Setup of amber:
==> flow/design.v (excerpt) <==
module Cordic_Machine(clock_pulse, reset, x_input, y_input, z_input, x_output, y_output, z_output, flag);
clock: 4.98 ns
lec_check: 0
abc_area: 0
cap_margin: 20
core_margin: 2
core_utilization: 61
cts_cluster_diameter: 28
cts_cluster_size: 40
max_routing_layer: met4
setup_slack_margin: -0.05
slew_margin: 20
tns_end_percent: 5
run.sh (not shown) runs the stock make flow with config.mk's settings and CLKGATE_MAP_FILE=.
amber failed in 5_1_grt with GRT-0232.
### amber -> harbor
- clearing CTS_CLUSTER_SIZE, which used to be 40
- clearing TNS_END_PERCENT, which used to be 5
- clearing SETUP_SLACK_MARGIN, which used to be -0.05
- swapping 61 for 40 in CORE_UTILIZATION
- clearing CTS_CLUSTER_DIAMETER, which used to be 28
- clearing ABC_AREA, which used to be 0
- clearing MAX_ROUTING_LAYER, which used to be met4
- swapping 4.98 for 6.0 in the clock period (ns, I/O delays scaled along)
Notes after the runs:
Across amber and harbor, a clean result was obtained everywhere but in amber.
Compared with amber, harbor shows a number of gates resized after cts that is 100 lower.
Note that the number of standard-cell rows in the floorplan recorded for harbor amounts to 1.2 times the value seen in amber.
Looking at share of the core filled by cells before placement across amber and harbor, the one that comes out lower is harbor.
Die area | harbor above amber
Cmp amber and harbor / setup fix buffers added after clock tree synthesis / lower: harbor
[inputs] nickel vs harbor
- putting PLACE_DENSITY at 0.39 where nothing was set
- swapping 40 for 69 in CORE_UTILIZATION
- putting ABC_AREA at 0 where nothing was set
- swapping 6.0 for 3.49 in the clock period (ns, I/O delays scaled along)
harbor finished all stages; the layout is clean. nickel: it failed during 3_5_place_dp, and the tool reported DPL-0038. Relative to harbor, fraction of the core area occupied by cells at floorplan increased by 29 points in nickel. Gate count of the mapped netlist came out exactly the same in nickel and harbor. Delta (nickel minus harbor): number of buffers added on ports flat, total nets after synthesis roughly the same. Taking harbor as the reference, in nickel chip area saw a decrease, die outline height decreased by about 23% relative to the old numbers, combined area of all synthesized cells ~0 delta.
Edits applied to the flow inputs when going from nickel to quartz:
- PLACE_DENSITY: 0.39 -> unset
- CTS_CLUSTER_SIZE: unset -> 68
- SETUP_SLACK_MARGIN: unset -> -0.05
- HOLD_SLACK_MARGIN: unset -> -0.09
- CORE_UTILIZATION: 69 -> 60
- the clock period (ns, I/O delays scaled along): 3.49 -> 4.98
## What came out
quartz did not run to completion, as it errored out during 5_1_grt.
Post-synthesis async set-or-reset flop share came out exactly the same in nickel and quartz.
Between quartz and nickel, the multiplexer area fraction after synthesis figures differ only marginally.
quartz against nickel: floorplan die height rose by 9.7 um; chip area rose by about 15%; post-synthesis share of cell area spent on full adders, half adders and majority gates stayed essentially flat.
Setup changes, quartz to willow
- HOLD_SLACK_MARGIN now -0.1, was -0.09
- ABC_AREA now 1, was 0
- CORE_MARGIN now 5, was 2
- CTS_CLUSTER_SIZE no longer set, was 68
- CORE_UTILIZATION now 55, was 60
- SETUP_SLACK_MARGIN now -0.23, was -0.05
[summary]
In willow the implementation ran to completion but is not tape-out ready, as the final checks report negative setup slack. Compared with quartz, in willow cell area reported after detailed placement shows a reduction of 10%; aoi/oai-family share of the synthesized area now sits lower; number of placement rows went up. [willow] post-synthesis xor/xnor area fraction fell 3.2 points relative to quartz. Reported for willow and quartz, number of buffers on the longest clock path turned out identical to the last digit. Against quartz, yosys synthesis chip area in willow rose slightly. Die outline area, willow and quartz: higher on willow. willow ended up with a higher simple-gate portion of the synthesized area than quartz did. Diff willow..quartz | H-tree depth reported by CTS | unchanged. Between willow and quartz, it is willow whose instance tally after logic synthesis is higher, by 592. Row average footprint of a synthesized cell: willow lower / quartz higher.
Inputs modified between willow and lagoon:
- a deleted HOLD_SLACK_MARGIN that had been -0.1
- a change of CORE_MARGIN from 5 to 2
- a change of CORE_UTILIZATION from 55 to 44
- a deleted SETUP_SLACK_MARGIN that had been -0.23
- a deleted ABC_AREA that had been 1
- a change of the clock period (ns, I/O delays scaled along) from 4.98 to 4.61
## What came out
Not one of willow and lagoon finished clean.
lagoon ran in full, but the layout does not pass; the checks complain about negative setup slack.
willow finished all stages; however, its layout fails the closing checks, the failures being negative setup slack.
Looking at startpoint of the most critical setup path, the counter[1] result is from willow; the counter[0] one comes from lagoon.
Share of synthesized area spent on multiplexers, willow and lagoon, higher one = lagoon.
From willow to lagoon the numbers moved as follows: setup slack after layout fell by 0.93 ns; worst reg-to-reg path cell count fell by 3; area figure in the yosys stat output fell by 0.95%.

* * *

Starting RTL as in the previous note.
==> flow/design.v (excerpt) <==
module Cordic_Machine(clock_pulse, reset, x_input, y_input, z_input, x_output, y_output, z_output, flag);
Settings: LEC_CHECK=0, ABC_AREA=0, CAP_MARGIN=20, CORE_MARGIN=2, CORE_UTILIZATION=72, CTS_CLUSTER_DIAMETER=337, CTS_CLUSTER_SIZE=21, HOLD_SLACK_MARGIN=0.29, PLACE_DENSITY_LB_ADDON=0.08, SETUP_SLACK_MARGIN=1.33, SLEW_MARGIN=20; clock period 4.45 ns.
The baseline died in detailed placement (3_5_place_dp), error DPL-0038.
Next try:
- CORE_UTILIZATION: 72 -> 55
- CTS_CLUSTER_DIAMETER: 337 -> not set
- CTS_CLUSTER_SIZE: 21 -> not set
- HOLD_SLACK_MARGIN: 0.29 -> not set
- PLACE_DENSITY_LB_ADDON: 0.08 -> not set
- SETUP_SLACK_MARGIN: 1.33 -> -0.05
- clock period: 4.45 -> 4.98 ns (I/O delays scaled with it)
After rerunning: Now the flow finished but failed the layout checks on setup timing. Synthesized cell count is unchanged. Die size goes up by a quarter to a third. Synthesized area does not change.
Next try:
- ABC_AREA: 0 -> 1
- CORE_MARGIN: 2 -> 5
- CORE_UTILIZATION: 55 -> 24
Outcome:
- The new run finished clean
- cell count came out higher by about 30%
- register-to-register slack is better by 950 ps
- cell area came out lower by 7.9%
- synthesized area came out higher by about 1%
Next try:
- ABC_AREA: 1 -> 0
- CORE_MARGIN: 5 -> 2
- CORE_UTILIZATION: 24 -> 57
- CTS_CLUSTER_SIZE: not set -> 40
- TNS_END_PERCENT: not set -> 5
Effect:
- With this change the flow ran to the end with violations: setup timing
- sequential share of layout area fell by 0.48 points
- maximum frequency fell by 14%
- design area rose by 3.7%
- final cell count fell by 25%
- flip-flop count stays the same
- area after synthesis fell by 0.95%
- first-iteration DRC count rose by 93%
- die area fell by 60%
- worst setup slack got worse by 820 ps
Next try:
- CORE_UTILIZATION: 57 -> 58
- CTS_CLUSTER_SIZE: 40 -> 35
- TNS_END_PERCENT: 5 -> not set
What happened: With this change the flow stopped in global routing (5_1_grt); synthesized area stays the same; die area went down by 1.7%; synthesized cell count stays the same.

* * *

Starting RTL as in the previous note.
// Cordic_Machine
module Cordic_Machine(clock_pulse, reset, x_input, y_input, z_input, x_output, y_output, z_output, flag);
clock: 6.0 ns
lec_check: 0
cap_margin: 20
cell_pad_in_sites_detail_placement: 2
cell_pad_in_sites_global_placement: 2
core_margin: 2
core_utilization: 40
place_density_lb_addon: 0.19
setup_slack_margin: 0.77
slew_margin: 20
The starting point ended with an error in global routing, error DPL-0033.
Rerun with:
- CORE_ASPECT_RATIO: default -> 1.5
- GPL_TIMING_DRIVEN: default -> 0
- TNS_END_PERCENT: default -> 80
What happened: This time the run died in clock tree synthesis. Area after synthesis does not change. Synthesized cell count stays the same. Die size stays flat.
Rerun with:
- CELL_PAD_IN_SITES_DETAIL_PLACEMENT: 2 -> default
- CELL_PAD_IN_SITES_GLOBAL_PLACEMENT: 2 -> default
- CORE_ASPECT_RATIO: 1.5 -> default
- GPL_TIMING_DRIVEN: 0 -> default
- PLACE_DENSITY_LB_ADDON: 0.19 -> default
- SETUP_SLACK_MARGIN: 0.77 -> default
- TNS_END_PERCENT: 80 -> default
- clock period: 6.0 -> 5.86 ns (I/O delays scaled with it)
The new run produced a clean layout.
Area after synthesis is unchanged.
Die size stays flat.
Synthesized cell count is unchanged.
Rerun with:
- CORE_UTILIZATION: 40 -> 63
- CTS_CLUSTER_SIZE: default -> 61
- TNS_END_PERCENT: default -> 5
- clock period: 5.86 -> 5.69 ns (I/O delays scaled with it)
Effect: This time the run ran to the end with violations: negative setup slack; sequential share of layout area came out higher by 0.73 points; non-clock buffer count came out lower by 96; critical path depth came out lower by 1; routed wire length came out lower by about 9%; area after synthesis does not change; clock skew barely changes; worst hold slack got worse by 0.012 ns.

* * *

Setup of alpha:
Starting RTL as in the previous note.
export LEC_CHECK = 0
export CAP_MARGIN = 15
export CELL_PAD_IN_SITES_DETAIL_PLACEMENT = 2
export CELL_PAD_IN_SITES_GLOBAL_PLACEMENT = 1
export CORE_ASPECT_RATIO = 0.63
export CORE_MARGIN = 5
export CORE_UTILIZATION = 66
export GPL_ROUTABILITY_DRIVEN = 0
export GPL_TIMING_DRIVEN = 1
export HOLD_SLACK_MARGIN = -0.08
export MIN_ROUTING_LAYER = met2
export PLACE_DENSITY_LB_ADDON = 0.13
export SETUP_SLACK_MARGIN = 0.47
export SLEW_MARGIN = 20
create_clock -name core_clock -period 6.0 [get_ports {clock_pulse}]
Status: alpha FAILED at global placement without I/O (3_1_place_gp_skip_io) (tool error)
What beta does differently from alpha at the input level:
==> flow/config.mk <==
export PLATFORM = sky130hd
export DESIGN_NAME = Cordic_Machine
export DESIGN_NICKNAME = Cordic_Machine
export VERILOG_FILES = /design/flow/design.v
export SDC_FILE = /design/flow/constraint.sdc
export NUM_CORES = 4
export LEC_CHECK = 0
export ABC_AREA = 1
export CAP_MARGIN = 20
export CORE_MARGIN = 5
export CORE_UTILIZATION = 24
export PLACE_DENSITY = 0.91
export SETUP_SLACK_MARGIN = -0.25
export SLEW_MARGIN = 20
==> flow/constraint.sdc <==
create_clock -name core_clock -period 4.98 [get_ports {clock_pulse}]
set_input_delay 0.9960 -clock core_clock [delete_from_list [all_inputs] [get_ports {clock_pulse}]]
set_output_delay 0.9960 -clock core_clock [all_outputs]
set_load 0.01 [all_outputs]
==> comparison <==
The flow for beta finished, though final verification flagged setup timing.
Placeable core area, beta vs alpha: up by more than 100%
The die size in alpha is 0.38 times that in beta.
beta vs alpha: post-synthesis instance area up slightly
beta ends up with a site row count that is 110% higher than in alpha.
Diff alpha -> beta: mux cell area share after synthesis fell 12 points, cell count after synthesis picked up an extra 592, adder-cell share of the synthesized area has decreased.
Edits applied to the flow inputs when going from beta to gamma:
==> flow/config.mk <==
export PLATFORM = sky130hd
export DESIGN_NAME = Cordic_Machine
export DESIGN_NICKNAME = Cordic_Machine
export VERILOG_FILES = /design/flow/design.v
export SDC_FILE = /design/flow/constraint.sdc
export NUM_CORES = 4
export LEC_CHECK = 0
export ABC_AREA = 0
export CAP_MARGIN = 20
export CORE_MARGIN = 2
export CORE_UTILIZATION = 49
export SETUP_SLACK_MARGIN = -0.05
export SLEW_MARGIN = 20
==> comparison <==
Critical path's slowest cell: sky130_fd_sc_hd__dfxtp_4 -> gamma, sky130_fd_sc_hd__dfxtp_2 -> beta
Going from beta to gamma, die size decreased about 53%, data arrival time of the critical path went up, iteration-0 DRC count of the detailed router increased 432, global-route usage picked up an extra 24 points, setup TNS went down.
gamma: all stages done; final checks FAILED (setup timing).
Taking beta as the reference, in gamma chip area in the Yosys report went down 0.95%; fmax lower.
